run 1:
// topmodule
module topmodule( input clk,
input rst,
output [3:0] anode,
output [7:0] cathode,
input B1, B2, B3, B4,
input [4:0] operation);
For scale: ~2500 cells after synthesis, about 23 I/O pins.
Settings: LEC_CHECK=0, CAP_MARGIN=20, CELL_PAD_IN_SITES_DETAIL_PLACEMENT=1, CORE_MARGIN=4, CORE_UTILIZATION=40, MAX_ROUTING_LAYER=met4, MIN_ROUTING_LAYER=met1, PLACE_DENSITY_LB_ADDON=0.09, SETUP_SLACK_MARGIN=-0.05, SLEW_MARGIN=20, TNS_END_PERCENT=30; clock period 32.0 ns.
run.sh (not shown) runs the stock make flow with config.mk's settings and CLKGATE_MAP_FILE=.
What run 2 does differently from run 1 at the input level:
- CELL_PAD_IN_SITES_DETAIL_PLACEMENT: 1 -> unset
- PLACE_DENSITY_LB_ADDON: 0.09 -> unset
- TNS_END_PERCENT: 30 -> unset
- CORE_UTILIZATION: 40 -> 48
- MAX_ROUTING_LAYER: met4 -> unset
- MIN_ROUTING_LAYER: met1 -> unset
- CORE_MARGIN: 4 -> 2
- SETUP_SLACK_MARGIN: -0.05 -> unset
- the clock period (ns, I/O delays scaled along): 32.0 -> 30.0
Notes after the runs:
Post-route cell area improves in run 2 relative to run 1. Going from run 1 to run 2, total design power grew by a few percent. Taking run 1 as the reference, in run 2 clock buffer instance count of the final layout went up 3; number of cells after detailed placement went down 135; total number of placement rows went down about 9%.
What run 3 does differently from run 2 at the input level:
- CORE_UTILIZATION: 48 -> 65
- SETUP_SLACK_MARGIN: unset -> -0.5
- ABC_AREA: unset -> 1
- the clock period (ns, I/O delays scaled along): 30.0 -> 21.6
What run 2 reported for non-clock buffer count has to be multiplied by 5.4 to get the figure for run 3. For run 3, the source of the critical timing path was operate.num1[6], unlike run 2, where it was operate.num1[0]. Diff run 2 -> run 3: post-CTS repair timing setup buffer count up 38; final instance area shows an increase of 10%. Run 3 vs run 2: routed via count divided by cell count down by a little under 10%. Run 3 completed end to end; final checks failed (setup timing). Compared with run 2, run 3 shows adder-cell area share of the yosys netlist lower by 0.46 points. Run 3: number of antenna violations at the first check in global routing is 1 lower than what run 2 reported. Diff run 2 and run 3: tally of non-filler cells in the final layout lower in run 2. NOTE total via count after detailed routing run 2->run 3 increased by more than 10%. Run 3 vs run 2, number of placement rows went down by about 15%. The routed wire length of run 3 was inferior to that of run 2.
Here is what was changed in the inputs of run 4 compared with run 3.
- an added PLACE_DENSITY of 0.65
- an added TNS_END_PERCENT of 5
- a change of CORE_UTILIZATION from 65 to 70
- a deleted SETUP_SLACK_MARGIN that had been -0.5
- a change of the clock period (ns, I/O delays scaled along) from 21.6 to 20.0
## What came out
- Run status, run 4: aborted in global routing, error ODB-0269
- Area of the core region: run 4 vs run 3 down about 7%
- Final weighted congestion in routability-driven placement for run 4 is higher than for run 3.
- Relative to run 3, the total placed instance area of run 4 is higher by about 2%.
- As far as synthesis area per yosys goes, run 4 and run 3 are indistinguishable; the numbers are identical.
- Placement row count: run 4 vs run 3 down 3.1%
- Taking run 3 as the reference, in run 4 die outline width now smaller, number of hold-repair buffers added at the cts stage comparable, post-cts resize count now larger, die area now smaller.

---

run A:
The RTL this note starts from:
==> flow/design.v <==
`timescale 1ns / 1ps
module clockDivider(input clk, rst, output reg clk_out, output tick);
reg [31:0] count; 
parameter n = 20;
always @ (posedge(clk), posedge(rst)) begin 
if (rst == 1'b1)
count <= 32'b0;
else if (count == n-1)
count <= 32'b0;
else
count <= count + 1;
end
always @ (posedge(clk), posedge(rst)) begin
if (rst == 1'b1)
clk_out <= 1'b0;
else if (count == n-1)
  clk_out <= ~clk_out;
else
 clk_out <= clk_out;
end
assign tick = (count == n-1) & ~clk_out;
endmodule
`timescale 1ns / 1ps
module refreshCounter(
input clk,
input rst,
input en,
output reg[1:0] refreshcounter
    );
    always@(posedge clk, posedge rst)
    if (rst)
    refreshcounter <= 2'd0;
    else if (en)
    refreshcounter <= refreshcounter +1; 
endmodule
`timescale 1ns / 1ps
module anodeControl(
input [1:0] refreshcounter,
output reg [3:0] anode
    );
    always @(refreshcounter)
    begin 
    case(refreshcounter)
    2'b00:
      anode= 4'b1110;
    2'b01:
      anode= 4'b1101;
    2'b10:
      anode= 4'b1011;
    2'b11:
      anode= 4'b0111;
      endcase
      end
endmodule
`timescale 1ns / 1ps
module increment(
input clk,
input rst,
input en,
input button,
output reg [3:0]in 
    );
        reg push_f;
       reg push_sync;
       reg push_sync_f;
       wire push_edge;
       always@(posedge clk, posedge rst) begin
       if (rst) begin
           push_f <= 1'b0;
           push_sync <= 1'b0;
       end else if (en) begin
           push_f <= button;
           push_sync <= push_f;    
       end
       end
       always @(posedge clk, posedge rst) begin
       if (rst) begin
           push_sync_f <= 1'b0;
       end else if (en) begin
           push_sync_f <= push_sync;
           end
       end
       assign push_edge = push_sync & ~push_sync_f;
       always @(posedge clk, posedge rst)
       begin
       if(rst)begin
       in<=0;
       end
       else if (en && push_edge)
       begin
          if (in!=9)
          in<=in+1;
          else
          in<=0;
          end
      end
endmodule
module operations(
input clk,
input en,
input [4:0] operation,
input reset,
input [3:0] dig1, dig2, dig3, dig4,
output reg [13:0] result,
output reg  negative_sign,
output reg dot
    );
    reg [7:0] num1, num2;
    always @(posedge clk) begin
      if (en) begin
        if (reset == 1) begin
            num1 <= 0;
            num2 <= 0;
        end
        else begin
            num1 <= (dig1 * 10) + dig2;
            num2 <= (dig3 * 10) + dig4;
        end
      end
    end
    always @(posedge (clk))
     begin
      if (en) begin
        if (reset == 1) begin
            result <= 16'b0;
             negative_sign <= 0;
             dot<=0;
        end
        else if (operation[0] == 1) begin     
            result <= num1 + num2;
             negative_sign <= 0;
             dot<=1;
        end
        else if (operation[1] == 1) begin     
          if (num1==num2) begin
                      result <= 0;
                      negative_sign <= 0;
                      dot<=1;
                  end
            if (num1>num2) begin
                result <= num1 - num2;
                negative_sign <= 0;
                dot<=1;
            end
            if (num2>num1) begin
                result <= num2 - num1;
                negative_sign <=  1;
                dot<=1;
            end
        end
        else if (operation[2] == 1) begin     
            result <= num1 * num2;
             negative_sign <= 0;
             dot<=1;
        end
        else if (operation[3] == 1) begin     
            result <= (num2 == 0) ? 14'd0 : num1 / num2;
             negative_sign <= 0;
            dot<=1;
        end
         else if (operation[4] == 1) begin     
                   result<= (num1 *100) + num2;
                    negative_sign <= 0;
                   dot<=0;
               end
        else
        begin
        result<= (num1 *100) + num2;
        negative_sign <= 0;
        dot<=0;
        end
      end
   end
endmodule
`timescale 1ns / 1ps
module seperate_results(input clk,
input en,
input [13:0] result,
output reg [3:0] final1, final2, final3, final4
    );
    always @(posedge clk) begin
        if (en) begin
        final1<= (result)%10;
        final2<= (result/10)%10;
        final3<= (result/100)%10;
        final4<= (result/1000)%10;
        end
    end
endmodule
module seven_seg(
input clk,
input rst,
input en,
input [3:0] in,
input dot,
output reg [7:0] out
    );
    always @(posedge(clk)) begin
                  if (en) begin
                    case(in)
                        4'b0000:             
                        out[6:0] <= 7'b0000001;    
                        4'b0001:             
                         out[6:0] <= 7'b1001111;
                        4'b0010:             
                         out[6:0] <= 7'b0010010; 
                        4'b0011:             
                         out[6:0] <= 7'b0000110;
                        4'b0100:             
                         out[6:0] <= 7'b1001100;
                        4'b0101:             
                         out[6:0] <= 7'b0100100;
                        4'b0110:             
                         out[6:0] <= 7'b0100000;
                        4'b0111:             
                         out[6:0] <= 7'b0001111;
                        4'b1000:             
                         out[6:0] <= 7'b0000000;
                        4'b1001:             
                         out[6:0] <= 7'b0000100;
                        4'b1010: 
                         out[6:0] <= 7'b1111110;                        
                        default:
                         out[6:0] <= out[6:0];
                    endcase 
                    out[7] <= dot;
                  end
    end
endmodule
`timescale 1ns / 1ps
module BCDcontrol(
input [7:0] digit1,
input [7:0] digit2,
input [7:0] digit3,
input [7:0] digit4,
input [1:0] refreshcounter,
output reg [7:0] outDigit
    );
    always @(*)
        begin 
        case(refreshcounter)
        2'd0:
          outDigit= digit1;
        2'd1:
          outDigit= digit2;
        2'd2:
          outDigit= digit3;
        2'd3:
          outDigit= digit4;
          endcase
          end
endmodule
module topmodule( input clk,
input rst,
output [3:0] anode,
output [7:0] cathode,
input B1, B2, B3, B4,
input [4:0] operation);
wire refreshclock;
wire refreshtick;
wire [1:0] refreshcounter;
wire [3:0] digit1;
wire [3:0] digit2;
wire [3:0] digit3;
wire [3:0] digit4;
wire [7:0] digit1disp;
wire [7:0] digit2disp;
wire [7:0] digit3disp;
wire [7:0] digit4disp;
wire dot;
wire [3:0] final1, final2, final3, final4; 
wire [13:0] result;     
wire negative_sign;                
clockDivider refreshclockGenerator( .clk(clk),.clk_out(refreshclock),.tick(refreshtick),.rst(rst));
refreshCounter counter(.clk(clk),.rst(rst),.en(refreshtick),.refreshcounter(refreshcounter));
anodeControl anodeControl(.refreshcounter(refreshcounter),.anode(anode));
increment case1(.clk(clk), .en(refreshtick), .rst(rst),.button(B1),.in(digit1));
increment case2(.clk(clk), .en(refreshtick), .rst(rst),.button(B2),.in(digit2));
increment case3(.clk(clk), .en(refreshtick), .rst(rst),.button(B3),.in(digit3));
increment case4(.clk(clk), .en(refreshtick), .rst(rst),.button(B4),.in(digit4));
operations operate(.clk(clk), .en(refreshtick),.operation(operation), .reset(rst), .dig1(digit1), .dig2(digit2), .dig3(digit3),.dig4(digit4), .result(result), .negative_sign(negative_sign),.dot(dot));
seperate_results seperate(.clk(clk), .en(refreshtick), .result(result), .final1(final1), .final2(final2), .final3(final3), .final4(final4));
seven_seg display1(.clk(clk), .en(refreshtick),.in(final1),.dot(1'b1),.rst(rst),.out(digit1disp));
seven_seg display2(.clk(clk), .en(refreshtick),.in(final2),.dot(1'b1),.rst(rst),.out(digit2disp));
seven_seg display3(.clk(clk), .en(refreshtick),.in(final3),.dot(dot),.rst(rst),.out(digit3disp));
seven_seg display4(.clk(clk), .en(refreshtick),.in((negative_sign) ? 4'b1010 : final4),.dot(1'b1),.rst(rst),.out(digit4disp)); 
BCDcontrol control(.digit1(digit1disp), .digit2(digit2disp),.digit3(digit3disp), .digit4(digit4disp),.refreshcounter(refreshcounter),.outDigit(cathode));
endmodule
Settings: LEC_CHECK=0, ABC_AREA=1, CAP_MARGIN=20, CORE_MARGIN=2, CORE_UTILIZATION=72, PLACE_DENSITY_LB_ADDON=0.21, SETUP_SLACK_MARGIN=-0.5, SLEW_MARGIN=20; clock period 20.5 ns.
Run status, run A: aborted in global routing, error GRT-0232
## Diff of input files: run B against run A
- ABC_AREA: 1 -> unset
- SETUP_SLACK_MARGIN: -0.5 -> unset
- PLACE_DENSITY_LB_ADDON: 0.21 -> unset
- CORE_UTILIZATION: 72 -> 40
- the clock period (ns, I/O delays scaled along): 20.5 -> 30.0
[summary]
- Run B went all the way through the flow, and no timing, DRC or antenna check failed.
- The area share of and/or/nand/nor cells after synthesis in run B sits 10 points below the value recorded for run A.
- Delta (run B minus run A): post-CTS setup buffer count down 87; mapped cell area up 230 um^2.
- Of run A and run B, the run reporting the higher detailed placement HPWL was run A.
- Run B vs run A: mean instance size in the synthesized netlist up by more than 10%
- Arithmetic-cell share of the synthesized area counting full adders, half adders and majority gates: run B > run A
Relative to run B, the following input files were edited for run C:
- putting ABC_AREA at 1 where nothing was set
- swapping 40 for 70 in CORE_UTILIZATION
- swapping 30.0 for 40.4 in the clock period (ns, I/O delays scaled along)
Notes after the runs:
Per the comparison of run C with run B, final period demand of the worst path shows a reduction of 420 ps, critical path depth +about 20%, fmax picked up an extra about 1.5%, arrival time at the worst endpoint went down by 430 ps, inverter count shows an increase of 365. On total routed wirelength: between run C and run B, it ends up lower for run C. Beginning of the critical path: operate.num2[3]$_SDFFCE_PP0P_ -> run C, operate.num2[4]$_SDFFCE_PP0P_ -> run B. Share of synthesized cell area in full adder, half adder and majority cells for run C: 0.46 points down relative to run B.
#### Input delta (run D over run C)
- SETUP_SLACK_MARGIN newly set to -0.5
- PLACE_DENSITY newly set to 0.65
- the clock period (ns, I/O delays scaled along) changed from 40.4 to 20.5
==> results <==
Run D did not finish: a tool error stopped it during global routing. From run D to run C, number of buffers added on ports did not move at all. Placed wire-length estimate up 10% in run D wrt run C. Reported for run C and run D, CTS buffer count turned out identical to the last digit. Between run C and run D, the difference in floorplan row count is negligible. Re synthesized flop and latch total: no difference whatsoever between run D and run C.
Setup changes, run D to run E
- clearing PLACE_DENSITY, which used to be 0.65
- swapping 70 for 68 in CORE_UTILIZATION
- clearing SETUP_SLACK_MARGIN, which used to be -0.5
- swapping 20.5 for 23.7 in the clock period (ns, I/O delays scaled along)
[summary]
Reported for run D and run E, area fraction in and, or, nand and nor cells turned out identical to the last digit. Run E has completed all stages; timing, DRC and antenna checks passed. Initial core utilization | run E below run D. Die extent in x, run E vs run D: up slightly. The Yosys chip area on run E is in line with that on run D. Run D fits on a die that is smaller than the die of run E.

---

== job 5649 ==
RTL: the design.v shown in full above, as it stands there.
clock: 19.0 ns
lec_check: 0
abc_area: 1
cap_margin: 0
cell_pad_in_sites_detail_placement: 0
cell_pad_in_sites_global_placement: 0
core_aspect_ratio: 0.67
core_margin: 2
core_utilization: 72
cts_cluster_diameter: 233
cts_cluster_size: 72
max_routing_layer: met5
min_routing_layer: met1
place_density: 0.42
setup_slack_margin: -0.38
slew_margin: 30
In the summary table, job 5649 is marked failed, with error GRT-0232 raised in global routing (5_1_grt).
> inputs changed (job 5649 -> job 6824)
--- a/flow/config.mk
+++ b/flow/config.mk
@@ -9 +9 @@
-export CAP_MARGIN = 0
+export CAP_MARGIN = 20
@@ -11 +11 @@
-export CELL_PAD_IN_SITES_GLOBAL_PLACEMENT = 0
+export CELL_PAD_IN_SITES_GLOBAL_PLACEMENT = 3
@@ -15,3 +15,2 @@
-export CTS_CLUSTER_DIAMETER = 233
-export CTS_CLUSTER_SIZE = 72
-export MAX_ROUTING_LAYER = met5
+export CTS_CLUSTER_DIAMETER = 215
+export MAX_ROUTING_LAYER = met4
@@ -19,2 +18,2 @@
-export PLACE_DENSITY = 0.42
-export SETUP_SLACK_MARGIN = -0.38
+export PLACE_DENSITY_LB_ADDON = 0.01
+export SETUP_SLACK_MARGIN = 5.0
==> flow/constraint.sdc <==
create_clock -name core_clock -period 32.7 [get_ports {clk}]
set_input_delay 6.5400 -clock core_clock [delete_from_list [all_inputs] [get_ports {clk}]]
set_output_delay 6.5400 -clock core_clock [all_outputs]
set_load 0.01 [all_outputs]
==> comparison <==
As the logs show, job 6824 stopped at global placement without I/O (3_1_place_gp_skip_io) after a tool error, so it never reached the end of the flow.
Job 6824 -> job 5649: xor and xnor fraction of the mapped netlist area delta 0, exact match
On register share after synthesis, job 5649 and job 6824 are neck and neck.
As far as net count after synthesis goes, job 5649 and job 6824 are indistinguishable; the numbers are identical.
Job 5649 and job 6824 ended up with nearly the same post-synth design cell area.
Job 5649 → job 6824: count of unique library cells instantiated by Yosys saw little to no change; floorplan core area held steady; number of synthesized flops with an enable pin roughly the same.
--- input diff job 6824..job 3906 ---
==> flow/config.mk <==
export PLATFORM = sky130hd
export DESIGN_NAME = topmodule
export DESIGN_NICKNAME = topmodule
export VERILOG_FILES = /design/flow/design.v
export SDC_FILE = /design/flow/constraint.sdc
export NUM_CORES = 4
export LEC_CHECK = 0
export ABC_AREA = 1
export CAP_MARGIN = 20
export CORE_MARGIN = 2
export CORE_UTILIZATION = 72
export PLACE_DENSITY_LB_ADDON = 0.13
export SLEW_MARGIN = 20
==> flow/constraint.sdc <==
create_clock -name core_clock -period 16.4 [get_ports {clk}]
set_input_delay 3.2800 -clock core_clock [delete_from_list [all_inputs] [get_ports {clk}]]
set_output_delay 3.2800 -clock core_clock [all_outputs]
set_load 0.01 [all_outputs]
[summary]
The fraction of the core area occupied by cells at floorplan of job 3906 and that of job 6824 are within noise of each other.
Post-synthesis instance total: job 3906 vs job 6824, no meaningful difference
Comparing job 3906 against job 6824, there is no change at all in fraction of registers with async set or reset after synthesis.
The run showing the greater total number of placement rows is job 3906.
What ended job 3906 was a tool error in global routing (5_1_grt); the run never finished.
Area inside the core boundary delta (job 3906 -> job 6824): insignificant
The area of the die on job 3906 is in line with that on job 6824.
Inputs modified between job 3906 and job 7042:
--- a/flow/config.mk
+++ b/flow/config.mk
@@ -11,0 +12 @@
+export CTS_CLUSTER_SIZE = 10
==> flow/constraint.sdc <==
create_clock -name core_clock -period 13.6 [get_ports {clk}]
set_input_delay 2.7200 -clock core_clock [delete_from_list [all_inputs] [get_ports {clk}]]
set_output_delay 2.7200 -clock core_clock [all_outputs]
set_load 0.01 [all_outputs]
### Flow results
- Compared job 7042 vs job 3906, and cell area after placement is up in job 7042.
- Chip width came out exactly the same in job 3906 and job 7042.
- Status: number of levels the H-tree was split into parity (job 7042, job 3906)
- Delta(number of cells after detailed placement, job 7042 - job 3906) > 0
- As far as fraction of registers with async set or reset after synthesis goes, job 7042 and job 3906 are indistinguishable; the numbers are identical.
- Re multiplexer share of the synthesized area: no difference whatsoever between job 3906 and job 7042.
- As the logs show, job 7042 stopped at global routing (5_1_grt) after a tool error, so it never reached the end of the flow.
- As far as flip-flop and latch count after synthesis goes, job 3906 and job 7042 are indistinguishable; the numbers are identical.
- Against job 3906, job 7042 comes in 1 lower on number of instances resized during post-cts repair.
- The number of setup buffers added after CTS in job 7042 was lower than what job 3906 gave.
- The last weighted congestion value of the routability-driven placer number comes out lower for job 3906 vs job 7042.
Power figures rest on the tool's default switching activity, not on a simulated workload.
